Design FAdd, start of the top module:
module FAdd(
    input rst,
    input clk,
    input  [31:0]               a,
    input  [31:0]               b,
    output reg [31:0]           c,
    output reg [2:0]           state
);
==> flow/config.mk <==
export PLATFORM = sky130hd
export DESIGN_NAME = FAdd
export DESIGN_NICKNAME = FAdd
export VERILOG_FILES = /design/flow/design.v
export SDC_FILE = /design/flow/constraint.sdc
export NUM_CORES = 4
export LEC_CHECK = 0
export CAP_MARGIN = 20
export CORE_ASPECT_RATIO = 1.03
export CORE_MARGIN = 3
export CORE_UTILIZATION = 70
export CTS_CLUSTER_DIAMETER = 28
export GPL_ROUTABILITY_DRIVEN = 1
export MIN_ROUTING_LAYER = met1
export SETUP_SLACK_MARGIN = 1.05
export SLEW_MARGIN = 20
export TNS_END_PERCENT = 95
==> flow/constraint.sdc <==
create_clock -name core_clock -period 3.67 [get_ports {clk}]
set_input_delay 0.7340 -clock core_clock [delete_from_list [all_inputs] [get_ports {clk}]]
set_output_delay 0.7340 -clock core_clock [all_outputs]
set_load 0.01 [all_outputs]
run.sh (not shown) runs the stock make flow with config.mk's settings and CLKGATE_MAP_FILE=.
The first run ended with an error in global routing (5_1_grt).
==> next run, changes <==
CORE_UTILIZATION = 65   (was 70)
CTS_CLUSTER_DIAMETER = 29   (was 28)
SETUP_SLACK_MARGIN = not set   (was 1.05)
TNS_END_PERCENT = not set   (was 95)
clock period = 3.3 ns   (was 3.67 ns; I/O delays follow)
Result: The new run aborted during global routing (5_1_grt). Synthesized cell count is unchanged. Synthesized area is unchanged. Die area rises by 7.4%.
==> next run, changes <==
SETUP_SLACK_MARGIN = 1.09   (was not set)
TNS_END_PERCENT = 100   (was not set)
clock period = 3.67 ns   (was 3.3 ns; I/O delays follow)
What happened:
- The changed run ended with an error in global routing (5_1_grt)
- die area is unchanged
- synthesized area is unchanged
- synthesized cell count does not change
==> next run, changes <==
SETUP_SLACK_MARGIN = 0.19   (was 1.09)
TNS_END_PERCENT = 5   (was 100)
What happened:
- The changed run produced a layout that fails on setup timing
- synthesized cell count is unchanged
- synthesized area stays the same
- die area stays the same

---

== nickel ==
FAdd again, from the RTL that the note above started with.
make LEC_CHECK=0 CAP_MARGIN=20 CORE_ASPECT_RATIO=1.03 CORE_MARGIN=2 CORE_UTILIZATION=68 CTS_CLUSTER_DIAMETER=28 CTS_CLUSTER_SIZE=39 GPL_ROUTABILITY_DRIVEN=1 MIN_ROUTING_LAYER=met1 SETUP_SLACK_MARGIN=0.19 SLEW_MARGIN=20 TNS_END_PERCENT=5 finish   # period 3.67 ns
nickel: complete, dirty (negative setup slack)
Edits applied to the flow inputs when going from nickel to pepper:
Settings: a change of TNS_END_PERCENT from 5 to 100; a change of CTS_CLUSTER_DIAMETER from 28 to 29; a change of SETUP_SLACK_MARGIN from 0.19 to 0.01; a change of CORE_MARGIN from 2 to 3; a change of CORE_UTILIZATION from 68 to 72; a deleted CTS_CLUSTER_SIZE that had been 39.
==> comparison <==
- nickel reports its library cell contributing the largest single delay on the critical path as mux2i_1 while pepper reports a21oi_1.
- Looking only at global-route wire length before repair, and setting everything else aside, the higher value of nickel and pepper goes to pepper.
- On pepper: critical path depth is 5 lower than what nickel gave.
- Weighted congestion reported at the end of routability-driven placement in pepper vs nickel: down 0.14
- pepper finished all stages; however, its layout fails the closing checks, the failures being negative setup slack.
- The flow for nickel finished, though final verification flagged negative setup slack.
- Compared with nickel, pepper shows a part of the cycle the worst path needs that is 19 points lower.
Input-level comparison between quartz and pepper:
Settings: CORE_UTILIZATION changed from 72 to 40; CTS_CLUSTER_DIAMETER changed from 29 to 397; TNS_END_PERCENT removed (was 100); SETUP_SLACK_MARGIN changed from 0.01 to -0.3; CTS_CLUSTER_SIZE newly set to 99; PLACE_DENSITY_LB_ADDON newly set to 0.27; the clock period (ns, I/O delays scaled along) changed from 3.67 to 3.3.
Results
Routed wire length in quartz is about 4.7% above pepper. For quartz, the library cell contributing the largest single delay on the critical path was or4_4, unlike pepper, where it was a21oi_1. Compare quartz and pepper | summed negative setup slack over all endpoints higher: pepper. quartz ran in full, but the layout does not pass; the checks complain about negative setup slack. Global-route usage: quartz < pepper. The top metal layer carrying routed signals comes out met5 in one run and met4 in the other, namely in pepper and quartz respectively.
#### Input delta (willow over quartz)
Settings: HOLD_SLACK_MARGIN newly set to 0.04; GPL_TIMING_DRIVEN newly set to 0; ABC_AREA newly set to 1; CORE_ASPECT_RATIO changed from 1.03 to 0.67; CAP_MARGIN changed from 20 to 40; CORE_MARGIN changed from 3 to 9; CTS_CLUSTER_DIAMETER changed from 397 to 181; SETUP_SLACK_MARGIN changed from -0.3 to 0.67; CELL_PAD_IN_SITES_DETAIL_PLACEMENT newly set to 0; MAX_ROUTING_LAYER newly set to met4; CTS_CLUSTER_SIZE removed (was 99).
[summary]
The flow did not stop early for willow: all stages ran, and the layout cleared the timing, design-rule and antenna checks. Relative area change from synthesis to final layout delta for willow relative to quartz: 6.0 points lower. On willow: worst hold slack is 0.034 ns lower than what quartz gave. quartz → willow: first-pass GRT wire length increased about 35%, final total negative setup slack increased 4.77 ns, area of all placed cells without fillers increased 15%, die area increased 34%, number of design-rule violations left by the first detailed-router iteration increased 915. Of quartz and willow, quartz shows the higher number of failing setup endpoints in the final timing report, with willow below it. willow ended with more total length of routed met2 wires than quartz. In the flow results for quartz and willow, the combinational power is smaller on quartz. NOTE: total standard cell area after synthesis in willow exceeds that of quartz. Largest family of logic cells by area = AND-OR/OR-AND gates: quartz; largest family of logic cells by area = simple AND/OR/NAND/NOR gates: willow.

---

Starting RTL as in the previous note.
Settings: LEC_CHECK=0, ABC_AREA=0, CAP_MARGIN=20, CORE_MARGIN=2, CORE_UTILIZATION=68, CTS_CLUSTER_DIAMETER=355, CTS_CLUSTER_SIZE=98, PLACE_DENSITY=0.42, SLEW_MARGIN=20; clock period 3.35 ns.
The baseline reached the layout checks and failed them: negative setup slack.
Rerun with:
==> flow/config.mk (replaced) <==
export PLATFORM = sky130hd
export DESIGN_NAME = FAdd
export DESIGN_NICKNAME = FAdd
export VERILOG_FILES = /design/flow/design.v
export SDC_FILE = /design/flow/constraint.sdc
export NUM_CORES = 4
export LEC_CHECK = 0
export CAP_MARGIN = 20
export CORE_MARGIN = 2
export CORE_UTILIZATION = 71
export CTS_CLUSTER_DIAMETER = 295
export CTS_CLUSTER_SIZE = 99
export SLEW_MARGIN = 20
==> flow/constraint.sdc (replaced) <==
create_clock -name core_clock -period 10.0 [get_ports {clk}]
set_input_delay 2.0000 -clock core_clock [delete_from_list [all_inputs] [get_ports {clk}]]
set_output_delay 2.0000 -clock core_clock [all_outputs]
set_load 0.01 [all_outputs]
Outcome:
- The changed run went through all stages and came out clean
- final cell count went down by 11%
- cell area went down by 13%
- routed wire length went down by 13%
- flip-flop count does not change
Rerun with:
--- a/flow/config.mk
+++ b/flow/config.mk
@@ -8,6 +8,7 @@
 export CAP_MARGIN = 20
 export CORE_MARGIN = 2
-export CORE_UTILIZATION = 71
-export CTS_CLUSTER_DIAMETER = 295
-export CTS_CLUSTER_SIZE = 99
+export CORE_UTILIZATION = 40
+export CTS_CLUSTER_DIAMETER = 400
+export CTS_CLUSTER_SIZE = 98
+export HOLD_SLACK_MARGIN = 0.28
 export SLEW_MARGIN = 20
=> The new run finished with timing, DRC and antenna clean; cell area grows by 1.4%; clock skew climbs by 4.3 ps; combinational power stays flat; total power decreases by 2.3%; area after synthesis is unchanged.
Rerun with:
--- a/flow/config.mk
+++ b/flow/config.mk
@@ -6,9 +6,13 @@
 export NUM_CORES = 4
 export LEC_CHECK = 0
+export ABC_AREA = 0
 export CAP_MARGIN = 20
+export CELL_PAD_IN_SITES_DETAIL_PLACEMENT = 2
+export CORE_ASPECT_RATIO = 0.89
 export CORE_MARGIN = 2
 export CORE_UTILIZATION = 40
-export CTS_CLUSTER_DIAMETER = 400
-export CTS_CLUSTER_SIZE = 98
-export HOLD_SLACK_MARGIN = 0.28
+export CTS_CLUSTER_DIAMETER = 190
+export GPL_TIMING_DRIVEN = 0
+export HOLD_SLACK_MARGIN = 0.3
 export SLEW_MARGIN = 20
+export TNS_END_PERCENT = 10
Outcome:
- cell area went up by 2.4%
- wire length goes up by 44%
- count of clock-buffer cells in the layout is unchanged
- total power increases by 14%

---

The RTL this note starts from:
==> flow/design.v <==
module FAdd(
    input rst,
    input clk,
    input  [31:0]               a,
    input  [31:0]               b,
    output reg [31:0]           c,
    output reg [2:0]           state
);
    parameter NAN = 32'b01111111100000000000000000000001;  
    parameter ZERO = 32'b0;  
    wire a_s = a[31];
    wire b_s = b[31];
    wire [7:0] a_e = a[30:23];
    wire [7:0] b_e = b[30:23];
    wire [22:0] a_m = a[22:0];
    wire [22:0] b_m = b[22:0];
    wire a_e_max = a_e == 8'b11111111;
    wire b_e_max = b_e == 8'b11111111;
    wire a_e_min = a_e == 8'b0;
    wire b_e_min = b_e == 8'b0;
    wire a_m_min = a_m == 23'b0;
    wire b_m_min = b_m == 23'b0;
    wire a_inf = a_e_max & a_m_min;
    wire b_inf = b_e_max & b_m_min;
    wire a_nan = a_e_max & ~a_m_min;
    wire b_nan = b_e_max & ~b_m_min;
    wire a_zero = a_e_min & a_m_min;
    wire b_zero = b_e_min & b_m_min;
    wire a_denorm = a_e_min & ~a_m_min;
    wire b_denorm = b_e_min & ~b_m_min;
    wire inverse = (a_s ^ b_s) & (a_e == b_e) & (a_m == b_m);
    wire special_case = a_nan | b_nan | a_inf | b_inf | a_zero | b_zero | inverse;
    wire [31:0] special_output = (a_nan | b_nan) ? NAN :
    a_inf ? ((b_inf & (a_s ^ b_s)) ? NAN : a) :
    b_inf ? b :
    a_zero ? ((b_zero & (a_s ^ b_s) ? ZERO : b)) :
    b_zero ? a :
    inverse ? ZERO : 32'hffffffff;
    reg a_sign;
    reg b_sign;
    reg [26:0] a_add;
    reg [26:0] b_add;
    reg [7:0] a_exp;
    reg [7:0] b_exp;
    parameter READ = 3'd0,
    ALIGN = 3'd1,
    ADD = 3'd2,
    NORM = 3'd3,
    DENORM = 3'd4,
    ROUND = 3'd5,
    PACK = 3'd6,
    OUTPUT = 3'd7;
    reg c_sign;
    reg[27:0] c_add;
    reg[7:0] c_exp;
always @(posedge clk) begin
if (!rst) begin
    state <= READ;
end
else begin
case (state)
READ: begin
    a_sign <= a_s;
    b_sign <= b_s;
    a_add <= {~a_denorm, a_m, 3'b0};
    b_add <= {~b_denorm, b_m, 3'b0};
    a_exp <= a_denorm ? 8'b1 : a_e;
    b_exp <= b_denorm ? 8'b1 : b_e;
    c <= special_output;
    state <= special_case ? OUTPUT : ALIGN;
end
ALIGN: begin
    if (a_exp > b_exp) begin
        b_exp <= b_exp + 1;
        b_add <= b_add >> 1;
        b_add[0] <= b_add[0] | b_add[1];  
    end else if (a_exp < b_exp) begin
        a_exp <= a_exp + 1;
        a_add <= a_add >> 1;
        a_add[0] <= a_add[0] | a_add[1];
    end else begin
        state <= ADD;
    end
end
ADD: begin
    c_exp <= a_exp;
    if (a_sign == b_sign) begin
        c_add <= a_add + b_add;
        c_sign <= a_sign;
    end else if (a_add > b_add) begin
        c_add <= a_add - b_add;
        c_sign <= a_sign;
    end else begin
        c_add <= b_add - a_add;
        c_sign <= b_sign;
    end
    state <= NORM;
end
NORM: begin
    if (c_add[27]) begin  
        c_exp <= c_exp + 1;
        c_add <= c_add >> 1;
        c_add[0] <= c_add[0] | c_add[1];
    end else if (~c_add[26] & c_exp != 8'b0) begin  
        c_exp <= c_exp - 1;
        c_add <= c_add << 1;
    end else begin
        state <= DENORM;
    end
end
DENORM: begin
    if (c_exp == 8'b0) begin  
        c_exp <= c_exp + 1;
        c_add <= c_add >> 1;
        c_add[0] <= c_add[0] | c_add[1];
    end
    state <= ROUND;
end
ROUND: begin
    if (c_add[2] & (c_add[1] | c_add[0] | c_add[3])) begin
        c_add <= c_add + 4'b1000;
    end
    state <= PACK;
end
PACK: begin
    c[31] <= c_sign;
    c[22:0] <= c_add[25:3];
    if (c_exp == 8'b11111111) begin  
        c[30:0] <= {8'b11111111, 23'b0};
    end else if (c_add[27]) begin  
        c[30:23] <= c_exp + 1;
    end else if (~c_add[26]) begin  
        c[30:23] <= c_exp - 1;
    end else begin
        c[30:23] <= c_exp;
    end
    state <= OUTPUT;
end
OUTPUT: begin
end
endcase
end
end
endmodule
Settings: LEC_CHECK=0, CAP_MARGIN=20, CORE_MARGIN=2, CORE_UTILIZATION=72, CTS_CLUSTER_DIAMETER=27, HOLD_SLACK_MARGIN=-0.09, PLACE_DENSITY_LB_ADDON=0.24, SLEW_MARGIN=20; clock period 3.66 ns.
The starting point finished but fails on setup timing.
Next try:
CORE_UTILIZATION = 40   (was 72)
CTS_CLUSTER_DIAMETER = not set   (was 27)
HOLD_SLACK_MARGIN = not set   (was -0.09)
PLACE_DENSITY_LB_ADDON = not set   (was 0.24)
clock period = 10.0 ns   (was 3.66 ns; I/O delays follow)
Result:
- This time the run finished clean
- synthesized area stays the same
- hold slack degrades by 0.027 ns
- routed wire length drops by 0.40%
- setup slack gains 4.7 ns
- design area went down by 3.2%
- clock power came out lower by 62%
- flip-flop count stays the same
- die area is higher by 77%
- cell count went up by 6.8%
Next try:
CELL_PAD_IN_SITES_GLOBAL_PLACEMENT = 2   (was not set)
CORE_ASPECT_RATIO = 0.84   (was not set)
CORE_UTILIZATION = 61   (was 40)
CTS_CLUSTER_DIAMETER = 328   (was not set)
GPL_TIMING_DRIVEN = 0   (was not set)
SLEW_MARGIN = 10   (was 20)
With this change the flow ended with an error in 3_1_place_gp_skip_io on GPL-0301; area after synthesis is unchanged; synthesized cell count is unchanged; die size falls by 34%.
Next try:
CELL_PAD_IN_SITES_GLOBAL_PLACEMENT = not set   (was 2)
CORE_ASPECT_RATIO = not set   (was 0.84)
CORE_UTILIZATION = 38   (was 61)
CTS_CLUSTER_DIAMETER = not set   (was 328)
GPL_TIMING_DRIVEN = not set   (was 0)
SLEW_MARGIN = 20   (was 10)
clock period = 5.36 ns   (was 10.0 ns; I/O delays follow)
Result: The new run passed the timing, design-rule and antenna checks; die area increases by 59%; area after synthesis stays the same; synthesized cell count is unchanged.
Power and IR drop assume default switching activity.
